==> job 174 <==
## conv_top
module conv_top
#(
    parameter DATA_WIDTH  = 8,
    parameter KERNEL_SIZE = 25
)
(
    input  logic                     i_clk,
    input  logic                     i_arstn,
	input  logic                     i_arstn_perf,
	input  logic                     i_enable_count2,
    input  logic                     i_ready,
    input  logic                     i_valid,
    input  logic [KERNEL_SIZE - 1:0] i_bit_X,
    input  logic [KERNEL_SIZE - 1:0] i_bit_K,
    output logic [              1:0] o_conv,
    output logic                     o_ready,
    output logic                     o_valid,
	output logic [             31:0] o_perf_cycle_count,
	output logic [             31:0] o_perf_cycle_count2
);
==> flow/config.mk <==
export PLATFORM = sky130hd
export DESIGN_NAME = conv_top
export DESIGN_NICKNAME = conv_top
export VERILOG_FILES = /design/flow/design.v
export SDC_FILE = /design/flow/constraint.sdc
export NUM_CORES = 4
export LEC_CHECK = 0
export ABC_AREA = 1
export CAP_MARGIN = 10
export CORE_MARGIN = 9
export CORE_UTILIZATION = 40
export CTS_CLUSTER_DIAMETER = 73
export CTS_CLUSTER_SIZE = 26
export GPL_ROUTABILITY_DRIVEN = 0
export GPL_TIMING_DRIVEN = 0
export HOLD_SLACK_MARGIN = 0.24
export MAX_ROUTING_LAYER = met5
export SLEW_MARGIN = 20
==> flow/constraint.sdc <==
create_clock -name core_clock -period 10.3 [get_ports {i_clk}]
set_input_delay 2.0600 -clock core_clock [delete_from_list [all_inputs] [get_ports {i_clk}]]
set_output_delay 2.0600 -clock core_clock [all_outputs]
set_load 0.01 [all_outputs]
run.sh (not shown) runs the stock make flow with config.mk's settings and CLKGATE_MAP_FILE=.
==> job 4996: changes against job 174 <==
Settings changed: ABC_AREA 1 to not set, CAP_MARGIN 10 to 20, CORE_MARGIN 9 to 2, CORE_UTILIZATION 40 to 72, CTS_CLUSTER_DIAMETER 73 to 30, CTS_CLUSTER_SIZE 26 to 42, GPL_ROUTABILITY_DRIVEN 0 to not set, GPL_TIMING_DRIVEN 0 to not set, HOLD_SLACK_MARGIN 0.24 to -0.1, MAX_ROUTING_LAYER met5 to not set, PLACE_DENSITY set to 0.64, SETUP_SLACK_MARGIN set to 1.36, TNS_END_PERCENT set to 5.
==> flow/constraint.sdc (replaced) <==
create_clock -name core_clock -period 5.09 [get_ports {i_clk}]
set_input_delay 1.0180 -clock core_clock [delete_from_list [all_inputs] [get_ports {i_clk}]]
set_output_delay 1.0180 -clock core_clock [all_outputs]
set_load 0.01 [all_outputs]
==> job 5738: changes against job 174 <==
Settings changed: ABC_AREA 1 to not set, CAP_MARGIN 10 to 20, CORE_MARGIN 9 to 2, CORE_UTILIZATION 40 to 72, CTS_CLUSTER_DIAMETER 73 to 141, CTS_CLUSTER_SIZE 26 to 27, GPL_ROUTABILITY_DRIVEN 0 to not set, GPL_TIMING_DRIVEN 0 to not set, HOLD_SLACK_MARGIN 0.24 to not set, MAX_ROUTING_LAYER met5 to not set, SETUP_SLACK_MARGIN set to -0.52.
==> flow/constraint.sdc (replaced) <==
create_clock -name core_clock -period 5.32 [get_ports {i_clk}]
set_input_delay 1.0640 -clock core_clock [delete_from_list [all_inputs] [get_ports {i_clk}]]
set_output_delay 1.0640 -clock core_clock [all_outputs]
set_load 0.01 [all_outputs]
==> Changelog: implementation <==
## Implementation

* Arrival @ worst endpoint at 6.71 ns
* Post-Synth Simple-Gate Area at 18.27%
* PD cells at 300.9 mW/mm^2
* Mux share at 0%
* Clock skew at 0.03611 ns
* Internal power at 6.976 mW
* H-tree levels at 2
* Status: finished clean
(the above is from job 174)
==> Changelog: implementation <==
## Implementation

* Final setup vio count at 3
* PD cells at 610.0 mW/mm^2
* Internal power at 15.45 mW
* Clock skew at 0.01450 ns
* Mux share at 16.40%
* Violated checks: setup timing
* Global routing met3 resource utilization at 2.450%
* Post-Synth Simple-Gate Area at 8.937%
* Unique masters post-synth at 32
* Status: failed layout checks
* Arrival @ worst endpoint at 6.02 ns
* Final worst setup slack at -1.764 ns
(the above is from job 5738)
==> Changelog: implementation <==
## Implementation

* Status: failed layout checks
* Violated checks: setup timing
* Final setup vio count at 3
* H-tree levels at 4
* Internal power at 22.21 mW
* Arrival @ worst endpoint at 6.26 ns
* Final worst setup slack at -2.189 ns
* Clock skew at 0.02420 ns
* Mux share at 16.40%
(the above is from job 4996)

* * *

==> 09-26 <==
conv_top again, from the RTL that the note above started with.
export LEC_CHECK = 0
export CAP_MARGIN = 5
export CORE_MARGIN = 2
export CORE_UTILIZATION = 72
export CTS_CLUSTER_DIAMETER = 29
export CTS_CLUSTER_SIZE = 27
export HOLD_SLACK_MARGIN = -0.09
export PLACE_DENSITY = 0.63
export SETUP_SLACK_MARGIN = 1.34
export SLEW_MARGIN = 20
export TNS_END_PERCENT = 5
create_clock -name core_clock -period 5.05 [get_ports {i_clk}]
==> 01-20: changes against 09-26 <==
==> flow/config.mk (replaced) <==
export PLATFORM = sky130hd
export DESIGN_NAME = conv_top
export DESIGN_NICKNAME = conv_top
export VERILOG_FILES = /design/flow/design.v
export SDC_FILE = /design/flow/constraint.sdc
export NUM_CORES = 4
export LEC_CHECK = 0
export CAP_MARGIN = 40
export CORE_MARGIN = 2
export CORE_UTILIZATION = 72
export PLACE_DENSITY_LB_ADDON = 0.0
export SETUP_SLACK_MARGIN = 3.43
export SLEW_MARGIN = 20
==> flow/constraint.sdc (replaced) <==
create_clock -name core_clock -period 11.6 [get_ports {i_clk}]
set_input_delay 2.3200 -clock core_clock [delete_from_list [all_inputs] [get_ports {i_clk}]]
set_output_delay 2.3200 -clock core_clock [all_outputs]
set_load 0.01 [all_outputs]
==> summary of the runs <==
09-26 produced a layout that fails on setup timing. 01-20 produced a clean layout. In 09-26 the non-clock buffer count is higher than in 01-20, by 343. In 01-20 the design area is lower than in 09-26, by 12%. Against 01-20, the register-to-register slack of 09-26 is worse by 6.7 ns. In 01-20 the wire length is lower than in 09-26, by 29%. Against 09-26, the worst setup slack of 01-20 is better by 5.5 ns. The clock power of 09-26 is 4.3 times that of 01-20. In synthesized area, 01-20 and 09-26 do not differ. Against 09-26, the via count of 01-20 is lower by 14%. Synthesized cell count is the same in 09-26 and 01-20.
==> figures <==
Outcome: 01-20 timing/DRC/antenna clean; 09-26 complete, but fails checks
Violated checks: 01-20 -; 09-26 setup timing
Drt via density: 01-20 5.51; 09-26 5.65
Number of search-and-repair iterations in the first detailed-routing pass: 01-20 5; 09-26 7
Final core area utilization: 01-20 81.4%; 09-26 92.1%
Switching power of the nets: 01-20 5.08 mW; 09-26 13.1 mW
Reg2reg setup slack: 01-20 6.00 ns; 09-26 -0.66 ns
Layout non-clock buf frac: 01-20 3.89%; 09-26 8.94%
Clock-pin slew on the worst setup and hold paths: 01-20 0.06 ns; 09-26 0.05 ns
Clock power share: 01-20 17.4%; 09-26 27.7%
Stages on the worst setup path: 01-20 17; 09-26 15
Metal2 WL: 01-20 32200 um; 09-26 47300 um
Tot Pwr: 01-20 13.0 mW; 09-26 35.4 mW
Combinational fraction of the cell area: 01-20 44.5%; 09-26 39.5%
Half-perimeter wire length after placement: 01-20 40500 um; 09-26 44400 um
Met2 Resource Use GR: 01-20 43.9%; 09-26 62.9%
Met3 track utilization from global routing: 01-20 3.89%; 09-26 6.20%
Number of clock buffers inserted by TritonCTS: 01-20 73; 09-26 146
Number of nets in the finished design: 01-20 3253; 09-26 3669
Late-Pin Clk Latency: 01-20 0.61 ns; 09-26 0.72 ns
Number of cell instances on the worst register-to-register path: 01-20 17; 09-26 15

* * *

==> v3 <==
Starting RTL as in the previous note.
## conv_top
module conv_top
#(
    parameter DATA_WIDTH  = 8,
    parameter KERNEL_SIZE = 25
)
(
    input  logic                     i_clk,
    input  logic                     i_arstn,
	input  logic                     i_arstn_perf,
	input  logic                     i_enable_count2,
    input  logic                     i_ready,
    input  logic                     i_valid,
    input  logic [KERNEL_SIZE - 1:0] i_bit_X,
    input  logic [KERNEL_SIZE - 1:0] i_bit_K,
    output logic [              1:0] o_conv,
    output logic                     o_ready,
    output logic                     o_valid,
	output logic [             31:0] o_perf_cycle_count,
	output logic [             31:0] o_perf_cycle_count2
);
==> flow/config.mk <==
export PLATFORM = sky130hd
export DESIGN_NAME = conv_top
export DESIGN_NICKNAME = conv_top
export VERILOG_FILES = /design/flow/design.v
export SDC_FILE = /design/flow/constraint.sdc
export NUM_CORES = 4
export LEC_CHECK = 0
export CAP_MARGIN = 20
export CORE_MARGIN = 8
export CORE_UTILIZATION = 29
export CTS_CLUSTER_DIAMETER = 69
export CTS_CLUSTER_SIZE = 52
export MAX_ROUTING_LAYER = met5
export SETUP_SLACK_MARGIN = 3.11
export SLEW_MARGIN = 20
==> flow/constraint.sdc <==
create_clock -name core_clock -period 12.2 [get_ports {i_clk}]
set_input_delay 2.4400 -clock core_clock [delete_from_list [all_inputs] [get_ports {i_clk}]]
set_output_delay 2.4400 -clock core_clock [all_outputs]
set_load 0.01 [all_outputs]
==> inputs of v16, as changes to v3 <==
==> flow/config.mk (replaced) <==
export PLATFORM = sky130hd
export DESIGN_NAME = conv_top
export DESIGN_NICKNAME = conv_top
export VERILOG_FILES = /design/flow/design.v
export SDC_FILE = /design/flow/constraint.sdc
export NUM_CORES = 4
export LEC_CHECK = 0
export CAP_MARGIN = 20
export CORE_MARGIN = 2
export CORE_UTILIZATION = 65
export SLEW_MARGIN = 20
==> flow/constraint.sdc (replaced) <==
create_clock -name core_clock -period 8.31 [get_ports {i_clk}]
set_input_delay 1.6620 -clock core_clock [delete_from_list [all_inputs] [get_ports {i_clk}]]
set_output_delay 1.6620 -clock core_clock [all_outputs]
set_load 0.01 [all_outputs]
==> inputs of v7, as changes to v3 <==
==> flow/config.mk (replaced) <==
export PLATFORM = sky130hd
export DESIGN_NAME = conv_top
export DESIGN_NICKNAME = conv_top
export VERILOG_FILES = /design/flow/design.v
export SDC_FILE = /design/flow/constraint.sdc
export NUM_CORES = 4
export LEC_CHECK = 0
export CAP_MARGIN = 20
export CORE_MARGIN = 2
export CORE_UTILIZATION = 38
export SLEW_MARGIN = 20
==> flow/constraint.sdc (replaced) <==
create_clock -name core_clock -period 16.8 [get_ports {i_clk}]
set_input_delay 3.3600 -clock core_clock [delete_from_list [all_inputs] [get_ports {i_clk}]]
set_output_delay 3.3600 -clock core_clock [all_outputs]
set_load 0.01 [all_outputs]
==> inputs of v25, as changes to v3 <==
==> flow/config.mk (replaced) <==
export PLATFORM = sky130hd
export DESIGN_NAME = conv_top
export DESIGN_NICKNAME = conv_top
export VERILOG_FILES = /design/flow/design.v
export SDC_FILE = /design/flow/constraint.sdc
export NUM_CORES = 4
export LEC_CHECK = 0
export CAP_MARGIN = 20
export CORE_MARGIN = 2
export CORE_UTILIZATION = 65
export SLEW_MARGIN = 20
==> flow/constraint.sdc (replaced) <==
create_clock -name core_clock -period 9.79 [get_ports {i_clk}]
set_input_delay 1.9580 -clock core_clock [delete_from_list [all_inputs] [get_ports {i_clk}]]
set_output_delay 1.9580 -clock core_clock [all_outputs]
set_load 0.01 [all_outputs]
==> summary of the runs <==
The lowest sequential power belongs to v7, the highest to v16. Synthesized cell count is the same in v3 and v25. The lowest utilization belongs to v3, the highest to v16. Between v3 and v16, the lower first-iteration DRC count is in v3 (gap about 10%, measured against v16).
Power and IR drop assume default switching activity.
